### design/flow/config.mk
export PLATFORM = sky130hd
export DESIGN_NAME = processor
export DESIGN_NICKNAME = processor
export VERILOG_FILES = /design/flow/design.v
export SDC_FILE = /design/flow/constraint.sdc
export NUM_CORES = 4
export LEC_CHECK = 0
export ABC_AREA = 1
export CAP_MARGIN = 20
export CORE_MARGIN = 2
export CORE_UTILIZATION = 66
export CTS_CLUSTER_SIZE = 58
export HOLD_SLACK_MARGIN = 0.29
export PLACE_DENSITY_LB_ADDON = 0.25
export SETUP_SLACK_MARGIN = -0.57
export SLEW_MARGIN = 20
### design/flow/constraint.sdc
create_clock -name core_clock -period 6.82 [get_ports {clk}]
set_input_delay 1.3640 -clock core_clock [delete_from_list [all_inputs] [get_ports {clk}]]
set_output_delay 1.3640 -clock core_clock [all_outputs]
set_load 0.01 [all_outputs]
### design/flow/design.v
module mem_registradores(
  input         clk,
  input         w,
  input  [4:0]  dst1,
  input  [4:0]  src1,
  input  [4:0]  src2,
  output [31:0] v1,
  output [31:0] v2,
  input  [31:0] t1);
reg [31:0] memory [31:0];
assign v1 = memory[src1];
assign v2 = memory[src2];
always @(posedge clk) begin
  if (w) begin
    memory[dst1] <= t1;
  end
end
endmodule
module alu(
  input [31:0] v1,
  input [31:0] v2,
  input [4:0]  op,
  output [31:0] alu_out);
reg [31:0] alu_out_reg;
assign alu_out = alu_out_reg;
always @(v1, v2, op) begin
  case(op)
    0: alu_out_reg = v1 + v2;
    1: alu_out_reg = v1 - v2;
    2: alu_out_reg = v1 * v2;
    3: alu_out_reg = v1 << v2;
    4: alu_out_reg = v1 & v2;
    5: alu_out_reg = v1 | v2;
    default: alu_out_reg = 32'd0;
  endcase
end
endmodule
module inst_decoder(
  input [31:0] instruction,
  output b,  
  output w,  
  output [4:0] op,  
  output i,  
  output [4:0] imm,  
  output [4:0] dst1,  
  output [4:0] src1,  
  output [4:0] src2);  
  assign op   = instruction[31:27];
  assign b    = instruction[26];
  assign w    = instruction[25];
  assign i    = instruction[24];
  assign dst1 = instruction[23:19];
  assign src1 = instruction[18:14];
  assign src2 = instruction[13:9];
  assign imm  = instruction[8:4];
endmodule
module processor(
  input clk,
  input rst,
  input [31:0] instruction,
  output [31:0] instruction_addr);
  wire b, w, i;
  wire [4:0] op;
  wire [4:0] imm;
  wire [4:0] dst1;
  wire [4:0] src1;
  wire [4:0] src2;
  wire [31:0] alu_out;
  wire [31:0] t1;
  wire [31:0] v1;
  wire [31:0] v2;
  assign t1 = i ? alu_out : imm;
  reg [31:0] pc;
  assign instruction_addr = pc;
  always @(posedge clk) begin
    if (rst)
      pc <= 0;
    else if (b)
      pc <= pc + t1;
    else
      pc <= pc + 1;
  end
  mem_registradores R(
    clk,
    w,
    dst1,
    src1,
    src2,
    v1,
    v2,
    t1);
  alu A(
    v1,
    v2,
    op,
    alu_out);
  inst_decoder D(
    instruction, 
    b, 
    w, 
    op, 
    i, 
    imm, 
    dst1, 
    src1, 
    src2);
  endmodule
### design/flow/run.sh
#!/bin/bash
# the make line also repeats each setting of config.mk as NAME=value (left out here)
make -C /OpenROAD-flow-scripts/flow DESIGN_CONFIG=/design/flow/config.mk WORK_HOME=/design/flow/orfs CLKGATE_MAP_FILE= finish
==> results of run 1 <==
-- timing repair --
action	4_1_cts
endpoints found under the setup margin	859
cloned	14
pin swaps	60
setup buffers	60
gates resized	293
-- stage by stage --
| stage | hold WS (ns) |
|---|---|
| 4_1_cts | 0.643 |
| 3_3_place_gp | 0.569 |
| 2_1_floorplan | 0.624 |
| 3_5_place_dp | 0.628 |
==> notes.md, run 1 <==
run results: result of the run=did not finish, halt point of the flow=global routing, number of top-level design ports=around 66, fp_density=0.667, synthesis-stage register bit count=1056, vertical die size=roughly 340 um, Basic Gates by Area=0.262, instance area after placement=~87000 sq um, XOR/XNOR Fraction of Synth Area=0.00710, Post-Place Cells=11400, area of the core region=113000 sq um, maximum buffer depth of the clock tree=3, Floorplan Nets=9817, area of the die=117000 sq um, top cells by count=nand2_1, nand3_1, edfxtp_1, inv_1, nor2_1, depth of the CTS H-tree=3, total number of yosys warnings=3, dominant synthesized flop cell=edfxtp_1, share of flip-flops with an asynchronous set or reset after synthesis=0, instance count of the mapped netlist=9185, last weighted congestion value of the routability-driven placer=1.11, number of buffers inserted by port buffering=~61, combinational family with the most area after synthesis=simple AND/OR/NAND/NOR gates, number of buffers inserted by hold repair at cts=0, Unique masters post-synth=a little over 60, dominant cells by area after synthesis=edfxtp_1, nand2_1, fa_1, mux contribution to synthesized area=0, count of library flops with an enable pin=1024, post-synthesis compound-gate area fraction=0.0862, combined area of all synthesized cells=75200 sq um, post-detailed-placement half-perimeter wirelength=222000 um, Clock Tree Root=clkbuf_16, library cell with the highest instance count after synthesis=nand2_1, Num Clock Sinks=approximately 1100, die outline width=roughly 340 um, area of the synthesized netlist per yosys stat=75200 sq um, Top-area cell share=0.409, total cells reported by yosys after synthesis=around 9000, share of the yosys chip area belonging to registers=0.417, num rows=123, Mean Syn Cell Area=8.19 sq um, post-synthesis adder-cell area fraction=0.140, worst slack after detailed placement=-4.43 ns, Yosys top cell by area=edfxtp_1, Num CTS Buffers=between 100 and 150
==> run 2: changes to the inputs <==
- CORE_UTILIZATION: 66 -> 68
- CTS_CLUSTER_SIZE: 58 -> 52
- HOLD_SLACK_MARGIN: 0.29 -> unset
- PLACE_DENSITY_LB_ADDON: 0.25 -> unset
- SETUP_SLACK_MARGIN: -0.57 -> unset
- clock period: 6.82 -> 8.36 ns (I/O delays scaled with it)
==> run 2 against run 1 <==
Against the previous run: the run again fails in global routing; synthesized cell count stayed put; synthesized area stayed put; die area down 2.9%.
==> notes.md, run 2 <==
run results: last weighted congestion value of the routability-driven placer=1.14 (+2.5%), post-synthesis adder-cell area fraction=0.140 (unchanged), synthesis-stage register bit count=1056 (unchanged), dominant cells by area after synthesis=edfxtp_1, nand2_1, fa_1, area of the core region=110000 sq um (-2.3%), vertical die size=337 um (-1.5%), first error=[ERROR GRT-0232] Routing congestion too high. Check the congestion heatmap in the GUI., Num Clock Sinks=1056 (unchanged), top cells by count=nand2_1, nand3_1, edfxtp_1, inv_1, nor2_1, post-detailed-placement half-perimeter wirelength=215000 um (-3.0%), number of buffers inserted by hold repair at cts=0 (unchanged), instance count of the mapped netlist=9185 (unchanged), area of the synthesized netlist per yosys stat=75200 sq um (unchanged), total number of yosys warnings=3 (unchanged), XOR/XNOR Fraction of Synth Area=0.00710 (unchanged), Mean Syn Cell Area=8.19 sq um (unchanged), maximum buffer depth of the clock tree=3 (unchanged), post-synthesis compound-gate area fraction=0.0862 (unchanged), mux contribution to synthesized area=0 (unchanged), total cells reported by yosys after synthesis=9185 (unchanged), library cell with the highest instance count after synthesis=nand2_1, fp_density=0.683 (+0.0157), die outline width=337 um (-1.5%), Clock Tree Root=clkbuf_16, number of buffers inserted by port buffering=61 (unchanged), share of flip-flops with an asynchronous set or reset after synthesis=0 (unchanged), combined area of all synthesized cells=75200 sq um (unchanged), number of top-level design ports=66 (unchanged), Post-Place Cells=11300 (-0.84%), depth of the CTS H-tree=3 (unchanged), Yosys top cell by area=edfxtp_1, count of library flops with an enable pin=1024 (unchanged), Unique masters post-synth=62 (unchanged), overflow left after global routing=413, share of the yosys chip area belonging to registers=0.417 (unchanged), dominant synthesized flop cell=edfxtp_1, All-Layer GR Usage=0.854, Top-area cell share=0.409 (unchanged), num rows=122 (-0.81%), halt point of the flow=global routing, worst slack after detailed placement=-3.18 ns (+1.25 ns), Num CTS Buffers=105 (-1.9%), combinational family with the most area after synthesis=simple AND/OR/NAND/NOR gates, area of the die=113000 sq um (-2.9%), Basic Gates by Area=0.262 (unchanged), result of the run=did not finish, Floorplan Nets=9817 (unchanged)
## run 2: what timing repair did
action                                  4_1_cts
pin swaps                                    71
buffers inserted                             57
gates resized                               331
cloned                                       30
endpoints found under the setup margin      793
## run 2: per-layer routing
layer,track usage,GRT overflow
met5,0.565,10
met4,0.815,127
met3,0.776,48
met2,0.952,180
met1,0.861,48
## run 2: per-stage QoR
step                cell area (sq um)   util
global placement                86100  0.781
CTS                             92200  0.836
detailed placement              86100  0.781
floorplan                       75800      -
==> run 3: changes to the inputs <==
- ABC_AREA: 1 -> unset
- CORE_UTILIZATION: 68 -> 52
- CTS_CLUSTER_SIZE: 52 -> unset
- PLACE_DENSITY: unset -> 0.6
- clock period: 8.36 -> 10.5 ns (I/O delays scaled with it)
==> run 3 against run 2 <==
Against the previous run: the layout now fails its checks (negative setup slack); synthesized cell count fell by 43%; die area rose by 22%; synthesized area is 6.6% lower.
==> notes.md, run 3 <==
fresh numbers from the pnr run: number of buffers inserted by hold repair at cts=0 (unchanged), num rows=134 (+9.8%), max-cap violation count=0, fillers=9987, fp_density=0.525 (-0.157), Residual DRC=0, Post-Place Cells=7599 (-33%), launch point of the worst hold path=pc[31], WL/cell=approximately 33 um, category of the worst setup path launch point=input port, Floorplan Nets=5855 (-40%), logic area=37600 sq um, Num CTS Buffers=108 (+2.9%), RSZ-0062 raised after global routing=yes, critical path's slowest cell=fa_1, combinational family with the most area after synthesis=multiplexers, clock network latency to the later pin of the worst-skew pair=0.76 ns, average via count per standard cell=between 6 and 7, start point of the critical path=instruction[10], result of the run=failed layout checks, maximum fanout along the worst path=8, area of the synthesized netlist per yosys stat=70300 sq um (-6.6%), share of flip-flops with an asynchronous set or reset after synthesis=0 (unchanged), final-stage net count=6687, top cells by count=edfxtp_1, inv_1, mux4_2, nand2_1, fa_1, post-detailed-placement half-perimeter wirelength=178000 um (-17%), Unique masters post-synth=80 (+29%), Final Worst Setup Slack=-0.696 ns, mux contribution to synthesized area=0.201 (+0.201), class of the worst hold path=reg2reg, CP Buf/Inv Count=14, clock period minus worst slack=11.20 ns, antenna violations before repair=5, worst slack after detailed placement=-2.12 ns (+1.05 ns), die outline width=372 um (+10%), post-route ant nets=0, required time worst endpoint=11.10 ns, first-pass GRT wire length=365000 um, clock slew at the register clock pins of the worst setup and hold paths=0.06 ns, Final Routed Wirelength=~260000 um, dominant cells by area after synthesis=edfxtp_1, mux4_2, fa_1, number of buffers inserted by port buffering=61 (unchanged), top cell family by delay on the critical path=adder cells, post-synthesis compound-gate area fraction=0.0529 (-0.0333), Max Clock Skew=0.0630 ns, area of the die=138000 sq um (+22%), synthesis-stage register bit count=1056 (unchanged), most numerous cell on the critical path=fa_1, Basic Gates by Area=0.0776 (-0.185), combined area of all synthesized cells=70300 sq um (-6.6%), total setup violations reported at the end of the flow=81, post-synthesis to final-layout area growth=23.8%, Yosys top cell by area=edfxtp_1, via count of the first global-routing pass=51100, post-synthesis adder-cell area fraction=0.153 (+0.0123), library cell with the highest instance count after synthesis=edfxtp_1, count of library flops with an enable pin=1024 (unchanged), Mean Syn Cell Area=13.5 sq um (+64%), Num Clock Sinks=1056 (unchanged), actual transition at the worst max-transition pin=between 1 and 1.5 ns, overflow left after global routing=0, capturing point of the worst reg2reg path=pc[29], instance count of the mapped netlist=5223 (-43%), clock tree from TritonCTS=built, length in cells of the worst reg-to-reg path=44, total number of yosys warnings=3 (unchanged), share of the yosys chip area belonging to registers=0.447 (+0.0293), final number of hold-violating endpoints=0, dominant synthesized flop cell=edfxtp_1, arrival time at the worst endpoint=roughly 12 ns, Finished Layout Cells=7912, depth of the worst hold-timing path=3, endpoint of the most critical setup path=pc[29], register-to-register path setup slack=0.44 ns, iteration tally of the first detailed-router pass=5, highest clock frequency the design can meet=just under 90 MHz, last weighted congestion value of the routability-driven placer=1.06 (-7.4%), area of the core region=134000 sq um (+21%), kind of end point of the critical path=flip-flop, Top-area cell share=0.437 (+0.0287), critical path depth=between 40 and 50, list of failed layout checks=negative setup slack, total number of vias=approximately 51000, remaining max-slew budget at the tightest pin=0.207, Hold WS=0.698 ns, Clock Tree Root=clkbuf_16, maximum buffer depth of the clock tree=3 (unchanged), hold endpoint=pc[31], sequential cell area in the final layout=31400 sq um, Crit Path Category=in2reg, total cells reported by yosys after synthesis=5223 (-43%), final core utilization=0.650, Iteration-0 DRC Markers=around 6300, cycle use final=1.07, Log Warnings=36, XOR/XNOR Fraction of Synth Area=0.0199 (+0.0128), pin count of the biggest net entering global routing=46, vertical die size=372 um (+10%), Final Max Tran Viols=0, All-Layer GR Usage=0.377, Slowest Stage Delay on Critical Path=0.53 ns, depth of the CTS H-tree=3 (unchanged), number of top-level design ports=66 (unchanged), launch point of the worst reg-to-reg path=R.memory[15][2]
-- run 3: per-stage QoR --
stage / TNS [ns] / area (sq um)
6_report: -24.66 / 87000
5_1_grt: -44.88 / 87000
4_1_cts: -22.57 / 85100
3_5_place_dp: -470.36 / 80100
3_3_place_gp: -457.47 / 80100
2_1_floorplan: -278.24 / 70900
-- run 3: cell type report --
| type | count | share of cell area |
|---|---|---|
| multi-input cells | 3321 | 0.432 |
| repair buffers | 1032 | 0.117 |
| clock buffers | 125 | 0.0323 |
| diodes | 1 | 0.0000288 |
| inverters | 536 | 0.0236 |
| clock inverters | 73 | 0.00869 |
| flip-flops and latches | 1056 | 0.361 |
| well taps | 1768 | 0.0254 |
-- run 3: timing repair --
item | in CTS | in global routing
pin swaps | 59 | 125
cloned | 9 | 12
gates resized | 174 | 266
buffers inserted | 39 | 62
endpoints found under the setup margin | 250 | 244
-- run 3: metal layers --
layer / global-route usage / up-vias / share of wire
met5: 0 / - / 0.00014
met3: 0.0810 / 665 / 0.11
li1: - / 20800 / -
met1: 0.500 / 26100 / 0.37
met4: 0.191 / 4 / 0.064
met2: 0.589 / 2957 / 0.46
==> run 4: changes to the inputs <==
- CORE_UTILIZATION: 52 -> 24
- clock period: 10.5 -> 14.6 ns (I/O delays scaled with it)
==> run 4 against run 3 <==
Against the previous run: now clean on timing, DRC and antenna; hold slack lost 0.074 ns; register-to-register slack gained 2.6 ns; synthesized area is the same; non-clock buffer count shrank 675; worst setup slack gained 1.4 ns; first-iteration DRC count grew 5.0%; highest routed layer unchanged; count of clock-buffer cells in the layout grew 3.
==> notes.md, run 4 <==
fresh numbers from the pnr run: total number of yosys warnings=3 (unchanged), iteration tally of the first detailed-router pass=6 (+1), required time worst endpoint=15.18 ns (+4.08 ns), launch point of the worst reg-to-reg path=R.memory[3][2], XOR/XNOR Fraction of Synth Area=0.0199 (unchanged), highest clock frequency the design can meet=~72 MHz, Residual DRC=0 (unchanged), library cell with the highest instance count after synthesis=edfxtp_1, num rows=198 (+48%), share of flip-flops with an asynchronous set or reset after synthesis=0 (unchanged), average via count per standard cell=5.11 (-20%), number of buffers inserted by hold repair at cts=0 (unchanged), Num Clock Sinks=1056 (unchanged), mux contribution to synthesized area=0.201 (unchanged), fillers=29400 (+190%), logic area=36000 sq um (-4.4%), depth of the worst hold-timing path=2 (-1), cycle use final=0.954 (-0.112), endpoint of the most critical setup path=pc[31], total cells reported by yosys after synthesis=5223 (unchanged), post-cts resize count=0 (-100%), post-CTS setup-driven buffer insertion count=0 (-100%), class of the worst hold path=reg2reg, top cells by count=edfxtp_1, inv_1, mux4_2, nand2_1, fa_1, Clock Tree Root=clkbuf_16, final number of hold-violating endpoints=0 (unchanged), via count of the first global-routing pass=48700 (-4.7%), clock period minus worst slack=roughly 14 ns, RSZ-0062 raised after global routing=no, total number of vias=47900 (-5.1%), kind of end point of the critical path=flip-flop, post-synthesis compound-gate area fraction=0.0529 (unchanged), fp_density=0.241 (-0.284), category of the worst setup path launch point=input port, Floorplan Nets=5855 (unchanged), Mean Syn Cell Area=13.5 sq um (unchanged), area of the core region=291000 sq um (+120%), remaining max-slew budget at the tightest pin=0.177 (-0.0303), top cell family by delay on the critical path=adder cells, dominant synthesized flop cell=edfxtp_1, vertical die size=545 um (+47%), register-to-register path setup slack=3.07 ns (+2.63 ns), area of the synthesized netlist per yosys stat=70300 sq um (unchanged), first-pass GRT wire length=357000 um (-2.2%), post-synthesis adder-cell area fraction=0.153 (unchanged), post-detailed-placement half-perimeter wirelength=168000 um (-6.0%), Num CTS Buffers=111 (+2.8%), max-cap violation count=0 (unchanged), All-Layer GR Usage=0.165 (-0.212), number of buffers inserted by port buffering=61 (unchanged), capturing point of the worst reg2reg path=pc[31], count of library flops with an enable pin=1024 (unchanged), Finished Layout Cells=9385 (+19%), Final Routed Wirelength=251000 um (-3.6%), actual transition at the worst max-transition pin=1.23 ns (+0.0429 ns), hold endpoint=pc[0], clock network latency to the later pin of the worst-skew pair=0.76 ns (about the same), combinational family with the most area after synthesis=multiplexers, arrival time at the worst endpoint=14.51 ns (+2.71 ns), overflow left after global routing=0 (unchanged), length in cells of the worst reg-to-reg path=44 (unchanged), Unique masters post-synth=80 (unchanged), critical path's slowest cell=nor2b_1, clock tree from TritonCTS=built, antenna violations before repair=21 (+16), Slowest Stage Delay on Critical Path=0.88 ns (+0.35 ns), sequential cell area in the final layout=31400 sq um (unchanged), Log Warnings=33 (-8.3%), pin count of the biggest net entering global routing=66 (+43%), Top-area cell share=0.437 (unchanged), Basic Gates by Area=0.0776 (unchanged), dominant cells by area after synthesis=edfxtp_1, mux4_2, fa_1, total setup violations reported at the end of the flow=0 (-100%), last weighted congestion value of the routability-driven placer=0.968 (-8.5%), CP Buf/Inv Count=8 (-6), synthesis-stage register bit count=1056 (unchanged), depth of the CTS H-tree=3 (unchanged), maximum buffer depth of the clock tree=3 (unchanged), result of the run=complete, no violations, post-synthesis to final-layout area growth=15.2%, clock slew at the register clock pins of the worst setup and hold paths=0.07 ns (about the same), post-route ant nets=0 (unchanged), maximum fanout along the worst path=44 (+36), critical path depth=44 (-8.3%), most numerous cell on the critical path=fa_1, launch point of the worst hold path=pc[0], die outline width=545 um (+47%), area of the die=297000 sq um (+120%), combined area of all synthesized cells=70300 sq um (unchanged), Final Max Tran Viols=0 (unchanged), instance count of the mapped netlist=5223 (unchanged), share of the yosys chip area belonging to registers=0.447 (unchanged), Yosys top cell by area=edfxtp_1, Post-Place Cells=9168 (+21%), number of top-level design ports=66 (unchanged), final-stage net count=6013 (-10%), Iteration-0 DRC Markers=6629 (+5.0%), Crit Path Category=in2reg, start point of the critical path=instruction[15], Max Clock Skew=0.0649 ns (+0.00197 ns), WL/cell=26.7 um (-19%), Fin Setup TNS=0 ns (+24.66 ns)
run 4: metal layers:
layer / GRT usage / part of all wire / vias to the layer above
li1: - / - / 19500
met1: 0.223 / 0.39 / 24900
met2: 0.257 / 0.45 / 3021
met3: 0.0320 / 0.11 / 521
met4: 0.0669 / 0.046 / 14
met5: 0 / 0.00034 / -
run 4: cell type report:
type,count,area share
repair buffers,357,0.0379
clock inverters,79,0.00893
inverters,536,0.0249
clock buffers,128,0.0359
flip-flops and latches,1056,0.388
multi-input cells,3319,0.444
well taps,3900,0.0603
diodes,10,0.000309
run 4: per-stage QoR:
stage / util / hold WS (ns) / worst slack (ns) / cell area, sq um
after floorplan: - / 0.629 / 0.0911 / 70300
after global placement: 0.266 / 0.594 / 0.290 / 77300
after detailed placement: 0.266 / 0.594 / 0.180 / 77300
after CTS: 0.278 / 0.622 / 0.899 / 80900
after global routing: 0.278 / 0.669 / 0.343 / 81000
final: 0.278 / 0.624 / 0.673 / 81000
==> run 5: changes to the inputs <==
- CORE_UTILIZATION: 24 -> 66
- CTS_CLUSTER_SIZE: unset -> 58
- MAX_ROUTING_LAYER: unset -> met4
- SETUP_SLACK_MARGIN: unset -> 2.22
- SLEW_MARGIN: 20 -> 0
- clock period: 14.6 -> 8.31 ns (I/O delays scaled with it)
==> run 5 against run 4 <==
Against the previous run: the layout now fails its checks (negative setup slack); critical endpoint unchanged; sequential cell count stayed put; via count increased by 21%; worst setup slack got worse by 3.4 ns; die area shrank 63%.
==> notes.md, run 5 <==
fresh numbers from the pnr run: via count of the first global-routing pass=57700 (+18%), start point of the critical path=instruction[10], register-to-register path setup slack=-2.05 ns (-5.12 ns), maximum buffer depth of the clock tree=3 (unchanged), share of the yosys chip area belonging to registers=0.447 (unchanged), antenna violations before repair=8 (-62%), Yosys top cell by area=edfxtp_1, hold endpoint=pc[31], top cells by count=edfxtp_1, inv_1, mux4_2, nand2_1, fa_1, launch point of the worst reg-to-reg path=R.memory[11][2], launch point of the worst hold path=pc[31], class of the worst hold path=reg2reg, RSZ-0062 raised after global routing=yes, post-detailed-placement half-perimeter wirelength=184000 um (+9.6%), category of the worst setup path launch point=input port, final number of hold-violating endpoints=0 (unchanged), Clock Tree Root=clkbuf_16, Residual DRC=0 (unchanged), required time worst endpoint=8.87 ns (-6.31 ns), clock network latency to the later pin of the worst-skew pair=0.76 ns (about the same), vertical die size=330 um (-39%), Slowest Stage Delay on Critical Path=0.53 ns (-0.35 ns), Log Warnings=38 (+15%), number of top-level design ports=66 (unchanged), critical path's slowest cell=mux4_2, share of flip-flops with an asynchronous set or reset after synthesis=0 (unchanged), max-cap violation count=0 (unchanged), total number of yosys warnings=3 (unchanged), area of the die=109000 sq um (-63%), kind of end point of the critical path=flip-flop, Mean Syn Cell Area=13.5 sq um (unchanged), Crit Path Category=in2reg, area of the synthesized netlist per yosys stat=70300 sq um (unchanged), maximum fanout along the worst path=7 (-84%), Num CTS Buffers=104 (-6.3%), clock slew at the register clock pins of the worst setup and hold paths=0.06 ns (about the same), All-Layer GR Usage=0.533 (+0.368), cycle use final=1.32 (+0.371), Basic Gates by Area=0.0776 (unchanged), highest clock frequency the design can meet=90.8 MHz, total number of vias=57800 (+21%), library cell with the highest instance count after synthesis=edfxtp_1, first-pass GRT wire length=396000 um (+11%), actual transition at the worst max-transition pin=1.20 ns (-0.0302 ns), Floorplan Nets=5855 (unchanged), iteration tally of the first detailed-router pass=8 (+2), depth of the worst hold-timing path=3 (+1), instance count of the mapped netlist=5223 (unchanged), num rows=119 (-40%), clock tree from TritonCTS=built, Max Clock Skew=0.0772 ns (+0.0122 ns), Final Routed Wirelength=293000 um (+17%), busiest layer in global routing=met2, total cells reported by yosys after synthesis=5223 (unchanged), average via count per standard cell=7.39 (+45%), most numerous cell on the critical path=fa_1, final-stage net count=6960 (+16%), last weighted congestion value of the routability-driven placer=1.16 (+20%), Unique masters post-synth=80 (unchanged), Top-area cell share=0.437 (unchanged), combinational family with the most area after synthesis=multiplexers, total setup violations reported at the end of the flow=761 (+761), length in cells of the worst reg-to-reg path=45 (+2.3%), GR Layer Usage met2=0.774 (+0.516), die outline width=330 um (-39%), WL/cell=37.5 um (+40%), post-synthesis to final-layout area growth=26.4%, overflow left after global routing=0 (unchanged), number of buffers inserted by hold repair at cts=0 (unchanged), Num Clock Sinks=1056 (unchanged), fraction of met3 tracks used by global routing=0.190 (+0.158), CP Buf/Inv Count=13 (+5), dominant synthesized flop cell=edfxtp_1, post-route ant nets=0 (unchanged), Iteration-0 DRC Markers=9860 (+49%), Hold WS=0.669 ns (+0.0451 ns), worst slack after detailed placement=-3.71 ns (-3.89 ns), post-synthesis compound-gate area fraction=0.0529 (unchanged), top cell family by delay on the critical path=adder cells, count of library flops with an enable pin=1024 (unchanged), depth of the CTS H-tree=3 (unchanged), result of the run=failed layout checks, critical path depth=48 (+9.1%), Final Max Tran Viols=0 (unchanged), pin count of the biggest net entering global routing=41 (-38%), arrival time at the worst endpoint=11.57 ns (-2.94 ns), synthesis-stage register bit count=1056 (unchanged), area of the core region=105000 sq um (-64%), endpoint of the most critical setup path=pc[31], capturing point of the worst reg2reg path=pc[31], clock period minus worst slack=about 11 ns, global-route met1 utilization=0.614 (+0.391), mux contribution to synthesized area=0.201 (unchanged), post-synthesis adder-cell area fraction=0.153 (unchanged), list of failed layout checks=negative setup slack, dominant cells by area after synthesis=edfxtp_1, mux4_2, fa_1, Final Worst Setup Slack=-2.70 ns (-3.37 ns), XOR/XNOR Fraction of Synth Area=0.0199 (unchanged), combined area of all synthesized cells=70300 sq um (unchanged), remaining max-slew budget at the tightest pin=0.197 (+0.0199), number of buffers inserted by port buffering=61 (unchanged), fp_density=0.667 (+0.425)
[run 5: timing repair]
item,CTS,global route
hold endpoints to repair,0,0
pin swaps,91,177
buffers inserted,44,54
resized,219,232
gates cloned,8,18
endpoints found under the setup margin,1056,1056
[run 5: per-layer routing]
layer,share of wire,vias to the layer above
li1,-,21400
met5,0,-
met2,0.43,6288
met3,0.17,2246
met1,0.29,27800
met4,0.11,0
[run 5: cell type report]
| cell class | count | area, sq um |
|---|---|---|
| Fill cell | 5009 | 16600 |
| Clock buffer | 132 | 2770 |
| Inverter | 536 | 2030 |
| Antenna cell | 11 | 27.5 |
| Sequential cell | 1056 | 31400 |
| Clock inverter | 61 | 872 |
| Tap cell | 1391 | 1740 |
| Timing Repair Buffer | 1311 | 12300 |
| Multi-Input combinational cell | 3319 | 37700 |
[run 5: through the flow]
step / instance area [sq um] / setup TNS [ns] / cells / util
6_report: 88800 / -1023.72 / 7817 / 0.843
2_1_floorplan: 70900 / -1614.19 / 5223 / -
4_1_cts: 87000 / -870.38 / 7734 / 0.825
3_3_place_gp: 81700 / -1610.33 / 7489 / 0.775
5_1_grt: 88800 / -1147.26 / 7814 / 0.843
3_5_place_dp: 81700 / -1697.30 / 7489 / 0.775
